==> job 8215 <==
==> flow/design.v <==
module ALU (a,b,ctrl,res,R15,res_we,R15_we);
	input signed [15:0] a,b;
	input [3:0] ctrl;
	output reg signed [15:0] res;
	output reg signed [15:0] R15;
	output reg res_we, R15_we;
	always@(*)begin
		res = 16'sd0;
		R15 = 16'sd0;
		res_we = 1'b1;
		R15_we = 1'b0;
		case(ctrl)
			3'b000: begin
						res = a + b;
					end
			3'b001: begin
						res = a - b;
					end
			3'b010: begin
						{R15,res} = a * b;
						R15_we = 1'b1;
					end
			3'b011: begin
						R15_we = 1'b1;
						if (b == 16'sd0) begin
							res = -16'sd1;
							R15 = a;
						end
						else begin
							res = a / b;
							R15 = a % b;
						end
					end
			3'b100: begin
						res = a & b;
					end
			3'b101: begin
						res = a | b;
					end
			default: begin
						res_we = 1'b0;
					end
		endcase
	end
endmodule
module alu16(clk, rst, a, b, ctrl, res, R15);
	input clk, rst;
	input [15:0] a, b;
	input [3:0] ctrl;
	output reg [15:0] res;
	output reg [15:0] R15;
	wire [15:0] alu_res, alu_R15;
	wire res_we, R15_we;
	ALU u_alu(.a(a), .b(b), .ctrl(ctrl), .res(alu_res), .R15(alu_R15), .res_we(res_we), .R15_we(R15_we));
	always @(posedge clk, negedge rst) begin
		if (~rst) begin
			res <= 16'h0000;
			R15 <= 16'h0000;
		end
		else begin
			if (res_we)
				res <= alu_res;
			if (R15_we)
				R15 <= alu_R15;
		end
	end
endmodule
==> flow/run.sh <==
#!/bin/bash
# the make line also repeats each setting of config.mk as NAME=value (left out here)
make -C /OpenROAD-flow-scripts/flow DESIGN_CONFIG=/design/flow/config.mk WORK_HOME=/design/flow/orfs CLKGATE_MAP_FILE= finish
==> flow/config.mk <==
export PLATFORM = sky130hd
export DESIGN_NAME = alu16
export DESIGN_NICKNAME = alu16
export VERILOG_FILES = /design/flow/design.v
export SDC_FILE = /design/flow/constraint.sdc
export NUM_CORES = 4
export LEC_CHECK = 0
export CAP_MARGIN = 0
export CORE_MARGIN = 2
export CORE_UTILIZATION = 64
export CTS_CLUSTER_DIAMETER = 81
export CTS_CLUSTER_SIZE = 29
export HOLD_SLACK_MARGIN = 0.29
export SETUP_SLACK_MARGIN = 1.0
export SLEW_MARGIN = 20
==> flow/constraint.sdc <==
create_clock -name core_clock -period 12.6 [get_ports {clk}]
set_input_delay 2.5200 -clock core_clock [delete_from_list [all_inputs] [get_ports {clk}]]
set_output_delay 2.5200 -clock core_clock [all_outputs]
set_load 0.01 [all_outputs]
==> job 6737: changes against job 8215 <==
==> flow/config.mk (replaced) <==
export PLATFORM = sky130hd
export DESIGN_NAME = alu16
export DESIGN_NICKNAME = alu16
export VERILOG_FILES = /design/flow/design.v
export SDC_FILE = /design/flow/constraint.sdc
export NUM_CORES = 4
export LEC_CHECK = 0
export CAP_MARGIN = 20
export CORE_MARGIN = 2
export CORE_UTILIZATION = 40
export SETUP_SLACK_MARGIN = 1.0
export SLEW_MARGIN = 20
==> flow/constraint.sdc (replaced) <==
create_clock -name core_clock -period 40.0 [get_ports {clk}]
set_input_delay 8.0000 -clock core_clock [delete_from_list [all_inputs] [get_ports {clk}]]
set_output_delay 8.0000 -clock core_clock [all_outputs]
set_load 0.01 [all_outputs]
==> changes_impl.md <==
## Flow update

- Status: aborted with a tool error
- Fail Step: global routing
- Error: [ERROR GRT-0116] Global routing finished with congestion. Check the congestion regions in the DRC Viewer.
- Total track usage: 72.2%
- Met2 Resource Use GR: 92.5%
- Final HPWL DP: 78.0 mm
- Postcts setup bufs: 126
- Grt ovf: 7
- Post-Place Worst Slack: -19.25 ns
- Met1 GRT Util: 72.0%
- Placed Area: 29500 µm²
- Core area: 34500 µm²
- Met3 Use GR: 52.0%
- Post-CTS sizing: 251
- Chip height: 191 µm
- Post-placement cell count: 4016
- GPL Wtd Cong: 1.07
- Die width: 191 µm
- Number of core rows: 68
The numbers above come from job 8215.

==> changes_impl.md <==
### Implementation results

- Met1 GRT Util: 40.5%
- Total track usage: 31.2%
- Die width: 241 µm
- Met3 Use GR: 3.89%
- Grt ovf: 0
- Met2 Resource Use GR: 51.8%
- Status: complete, no violations
- Number of core rows: 86
- Core area: 55300 µm²
The numbers above come from job 6737.

